==> inputs of job 9916 <==
==> flow/design.v <==
module alu_design #(parameter W = 8)(
    input clk, rst, mode, ce, cin,
    input [1:0] inp_valid,
    input [7:0] opa, opb,
    input [3:0] cmd,
    output reg err, ov, cout, g, l, e,
    output reg [15:0] res
);
parameter INV_INP = 2'b00, OPA_VALID = 2'b01, OPB_VALID = 2'b10, OPA_AND_OPB_VALID = 2'b11;
reg [7:0] opa_p, opb_p;
reg [3:0] cmd_p;
reg [1:0] valid_p;
reg mode_p, cin_p;
reg [15:0] res_p;
reg cout_p, ov_p, g_p, l_p, e_p, err_p;
always @(posedge clk or posedge rst) begin
    if (rst) begin
        opa_p <= 0;
        opb_p <= 0;
        cmd_p <= 0;
        valid_p <= 0;
        cin_p <= 0;
        mode_p <= 0;
    end else if (ce) begin
        opa_p <= opa;
        opb_p <= opb;
        cmd_p <= cmd;
        valid_p <= inp_valid;
        cin_p <= cin;
        mode_p <= mode;
    end
end
always @(*) begin
    res_p = 0;
    err_p = 0;
    cout_p = 0;
    ov_p = 0;
    g_p = 0;
    l_p = 0;
    e_p = 0;
    if (ce) begin
        if (mode_p == 1) begin
            case (valid_p)
                INV_INP: begin
                    res_p = 0;
                    err_p = 1;
                end
                OPA_VALID: begin
                    case (cmd_p)
                        4'b0100: begin
                            res_p = opa_p + 1;
                            cout_p = res_p[8];
                        end
                        4'b0101: begin
                            res_p = opa_p - 1;
                            ov_p = res_p[8];
                        end
                        default: err_p = 1;
                    endcase
                end
                OPB_VALID: begin
                    case (cmd_p)
                        4'b0110: begin
                            res_p = opb_p + 1;
                            cout_p = res_p[8];
                        end
                        4'b0111: begin
                            res_p = opb_p - 1;
                            ov_p = res_p[8];
                        end
                        default: err_p = 1;
                    endcase
                end
                OPA_AND_OPB_VALID: begin
                    case (cmd_p)
                        4'b0000: begin
                            res_p = opa_p + opb_p;
                            cout_p = res_p[8];
                        end
                        4'b0001: begin
                            res_p = opa_p - opb_p;
                            ov_p = res_p[8];
                        end
                        4'b0010: begin
                            res_p = opa_p + opb_p + cin_p;
                            cout_p = res_p[8];
                        end
                        4'b0011: begin
                            res_p = opa_p - opb_p - cin_p;
                            ov_p = res_p[8];
                        end
                        4'b1000: begin
                            g_p = (opa_p > opb_p);
                            l_p = (opa_p < opb_p);
                            e_p = (opa_p == opb_p);
                        end
                        4'b1001: begin
                            res_p = (opa_p + 1) * (opb_p + 1);
                        end
                        4'b1010: begin
                            res_p = (opa_p << 1) * opb_p;
                        end
                        4'b1011: begin
                            res_p = $signed(opa_p) + $signed(opb_p);
                            ov_p = (($signed(opa_p) > 0) && ($signed(opb_p) > 0) && ($signed(res_p[7:0]) < 0)) ||
                                   (($signed(opa_p) < 0) && ($signed(opb_p) < 0) && ($signed(res_p[7:0]) > 0));
                        end
                        4'b1100: begin
                            res_p = $signed(opa_p) - $signed(opb_p);
                            ov_p = (($signed(opa_p) > 0) && ($signed(opb_p) < 0) && ($signed(res_p[7:0]) < 0)) ||
                                   (($signed(opa_p) < 0) && ($signed(opb_p) > 0) && ($signed(res_p[7:0]) > 0));
                        end
                        default: err_p = 1;
                    endcase
                end
                default: err_p = 1;
            endcase
        end else begin
            case (valid_p)
                INV_INP: begin
                    res_p = 0;
                    err_p = 1;
                end
                OPA_VALID: begin
                    case (cmd_p)
                        4'b0110: res_p = ~opa_p;
                        4'b1000: res_p = opa_p >> 1;
                        4'b1001: res_p = opa_p << 1;
                        default: err_p = 1;
                    endcase
                end
                OPB_VALID: begin
                    case (cmd_p)
                        4'b0111: res_p = ~opb_p;
                        4'b1010: res_p = opb_p >> 1;
                        4'b1011: res_p = opb_p << 1;
                        default: err_p = 1;
                    endcase
                end
                OPA_AND_OPB_VALID: begin
                    case (cmd_p)
                        4'b0000: res_p = opa_p & opb_p;
                        4'b0010: res_p = opa_p | opb_p;
                        4'b0001: res_p = ~(opa_p & opb_p);
                        4'b0011: res_p = ~(opa_p | opb_p);
                        4'b0100: res_p = opa_p ^ opb_p;
                        4'b0101: res_p = ~(opa_p ^ opb_p);
                        4'b1100: begin
                            if (|opb_p[7:4]) err_p = 1;
                            else res_p = (opa_p << opb_p[2:0]) | (opa_p >> (8 - opb_p[2:0]));
                        end
                        4'b1101: begin
                            if (|opb_p[7:4]) err_p = 1;
                            else res_p = (opa_p >> opb_p[2:0]) | (opa_p << (8 - opb_p[2:0]));
                        end
                        default: err_p = 1;
                    endcase
                end
                default: err_p = 1;
            endcase
        end
    end
end
always @(posedge clk or posedge rst) begin
    if (rst) begin
        res <= 0;
        cout <= 0;
        ov <= 0;
        g <= 0;
        l <= 0;
        e <= 0;
        err <= 0;
    end else if (ce) begin
        res <= res_p;
        cout <= cout_p;
        ov <= ov_p;
        g <= g_p;
        l <= l_p;
        e <= e_p;
        err <= err_p;
    end
end
endmodule
==> flow/run.sh <==
#!/bin/bash
# the make line also repeats each setting of config.mk as NAME=value (left out here)
make -C /OpenROAD-flow-scripts/flow DESIGN_CONFIG=/design/flow/config.mk WORK_HOME=/design/flow/orfs CLKGATE_MAP_FILE= finish
==> flow/config.mk <==
export PLATFORM = sky130hd
export DESIGN_NAME = alu_design
export DESIGN_NICKNAME = alu_design
export VERILOG_FILES = /design/flow/design.v
export SDC_FILE = /design/flow/constraint.sdc
export NUM_CORES = 4
export LEC_CHECK = 0
export ABC_AREA = 1
export CAP_MARGIN = 20
export CORE_MARGIN = 2
export CORE_UTILIZATION = 72
export CTS_CLUSTER_DIAMETER = 391
export CTS_CLUSTER_SIZE = 99
export PLACE_DENSITY = 0.38
export SETUP_SLACK_MARGIN = 0.64
export SLEW_MARGIN = 20
export TNS_END_PERCENT = 5
==> flow/constraint.sdc <==
create_clock -name core_clock -period 2.15 [get_ports {clk}]
set_input_delay 0.4300 -clock core_clock [delete_from_list [all_inputs] [get_ports {clk}]]
set_output_delay 0.4300 -clock core_clock [all_outputs]
set_load 0.01 [all_outputs]
==> job 4543 (differences from job 9916) <==
Settings changed: ABC_AREA 1 to not set, CORE_ASPECT_RATIO set to 1.75, CORE_MARGIN 2 to 9, CORE_UTILIZATION 72 to 56, CTS_CLUSTER_DIAMETER 391 to 311, CTS_CLUSTER_SIZE 99 to 89, PLACE_DENSITY 0.38 to 0.35, SETUP_SLACK_MARGIN 0.64 to not set, TNS_END_PERCENT 5 to 15.
==> flow/constraint.sdc (replaced) <==
create_clock -name core_clock -period 7.0 [get_ports {clk}]
set_input_delay 1.4000 -clock core_clock [delete_from_list [all_inputs] [get_ports {clk}]]
set_output_delay 1.4000 -clock core_clock [all_outputs]
set_load 0.01 [all_outputs]
==> job 6153 (differences from job 9916) <==
Settings changed: ABC_AREA 1 to not set, CORE_UTILIZATION 72 to 40, CTS_CLUSTER_DIAMETER 391 to 238, CTS_CLUSTER_SIZE 99 to not set, PLACE_DENSITY 0.38 to not set, PLACE_DENSITY_LB_ADDON set to 0.09, SETUP_SLACK_MARGIN 0.64 to not set, TNS_END_PERCENT 5 to not set.
==> flow/constraint.sdc (replaced) <==
create_clock -name core_clock -period 7.0 [get_ports {clk}]
set_input_delay 1.4000 -clock core_clock [delete_from_list [all_inputs] [get_ports {clk}]]
set_output_delay 1.4000 -clock core_clock [all_outputs]
set_load 0.01 [all_outputs]
==> results <==
metric                                                           job 4543        job 6153                        job 9916
Minimum hold slack                                              0.4914 ns       0.5005 ns                               -
Hold Path Class                                                reg -> reg      reg -> reg                               -
Run status                                                 finished clean  finished clean                  did not finish
Failing step                                                            -               -  clock tree synthesis (4_1_cts)
M2 GR Usage                                                        61.79%          51.50%                               -
Adder and majority cell fraction of the synthesized area           26.82%          26.82%                          26.98%
Launch point of the worst hold path                                res[0]            cout                               -
First-pass detailed-route iteration total                               7               6                               -
Worst Setup End Kind                                                 flop            flop                               -
Antenna-violating nets left                                             0               0                               -
Initial detailed-routing violation count                             1358            1323                               -
Worst relative slew slack                                          29.61%          26.41%                               -
Part of the Yosys area used for sequential elements                10.38%          10.38%                          10.45%
Synthesized netlist cell count                                       1463            1463                            1759
Total standard cell area after synthesis                      11080 sq um     11080 sq um                     11020 sq um
Wire length after detailed routing                          47650 microns   46560 microns                               -
Part of the total power dissipated in combinational logic           80.1%           78.4%                               -
Worst clock skew                                              0.007674 ns      0.01738 ns                               -
Non-clock buffering overhead in the final layout                   6.554%          6.622%                               -
Most instantiated library cell after synthesis                     nor2_1          nor2_1                         nand2_1
Net Count, Synth                                                     1676            1676                            1972
Hold-fix buffers, CTS                                                   0               0                               -
Via count of the first global-routing pass                         11.91k          11.00k                               -

========
==> inputs of run a <==
// alu_design: RTL as listed in full above, without the edits since
clock: 7.15 ns
lec_check: 0
abc_area: 1
cap_margin: 20
core_margin: 2
core_utilization: 69
slew_margin: 20
run.sh (not shown) runs the stock make flow with config.mk's settings and CLKGATE_MAP_FILE=.
==> run b: changes against run a <==
Settings changed: ABC_AREA 1 to not set, CELL_PAD_IN_SITES_GLOBAL_PLACEMENT set to 3, CORE_ASPECT_RATIO set to 1.71, CORE_MARGIN 2 to 4, CORE_UTILIZATION 69 to 40, CTS_CLUSTER_DIAMETER set to 395, CTS_CLUSTER_SIZE set to 26, GPL_TIMING_DRIVEN set to 0.
==> flow/constraint.sdc (replaced) <==
create_clock -name core_clock -period 7.0 [get_ports {clk}]
set_input_delay 1.4000 -clock core_clock [delete_from_list [all_inputs] [get_ports {clk}]]
set_output_delay 1.4000 -clock core_clock [all_outputs]
set_load 0.01 [all_outputs]
==> run c: changes against run a <==
Settings changed: CORE_ASPECT_RATIO set to 1.87, CORE_UTILIZATION 69 to 72, CTS_CLUSTER_DIAMETER set to 391, CTS_CLUSTER_SIZE set to 99, SETUP_SLACK_MARGIN set to -0.17, TNS_END_PERCENT set to 5.
==> flow/constraint.sdc (replaced) <==
create_clock -name core_clock -period 2.15 [get_ports {clk}]
set_input_delay 0.4300 -clock core_clock [delete_from_list [all_inputs] [get_ports {clk}]]
set_output_delay 0.4300 -clock core_clock [all_outputs]
set_load 0.01 [all_outputs]
==> comparison table <==
Leading cell type by number of instances after synthesis: run b sky130_fd_sc_hd__nor2_1; run a sky130_fd_sc_hd__nand2_1; run c sky130_fd_sc_hd__nand2_1
Switching pwr: run b 1.73 mW; run a 1.51 mW; run c -
Critical path arrival: run b 7.08 ns; run a 6.25 ns; run c -
Met1 wire length: run b 18900 µm; run a 14900 µm; run c -
Proportion of cell area occupied by registers: run b 9.30%; run a 9.71%; run c -
Ant. Diodes: run b 0; run a 1; run c -
CTS clk-pin slew, worst paths: run b 0.09 ns; run a 0.07 ns; run c -
Max Buffers Root-to-Sink: run b 2; run a 2; run c -
Top power consumer group: run b combinational logic; run a combinational logic; run c -
Clock Latency Late Sink: run b 0.33 ns; run a 0.30 ns; run c -
Standby leakage power: run b 5.38 nW; run a 6.31 nW; run c -
Number of sinks driven by the clock tree: run b 46; run a 46; run c -
Instance area at placement: run b 12000 µm²; run a 11700 µm²; run c 14000 µm²
Status: run b timing/DRC/antenna clean; run a timing/DRC/antenna clean; run c did not finish
Failing step: run b -; run a -; run c 4_1_cts
Slew @ Worst Pin: run b 1.10 ns; run a 0.983 ns; run c -
Horiz. Die Dim: run b 135 µm; run a 130 µm; run c 94.5 µm
Final setup violation count: run b 0; run a 0; run c -
Die Y: run b 226 µm; run a 130 µm; run c 173 µm
Via-per-instance ratio: run b 6.25; run a 6.45; run c -
Core utilization of the finished layout: run b 45.6%; run a 75.1%; run c -
No activity file was given, so power comes from the tool's default toggle rates.
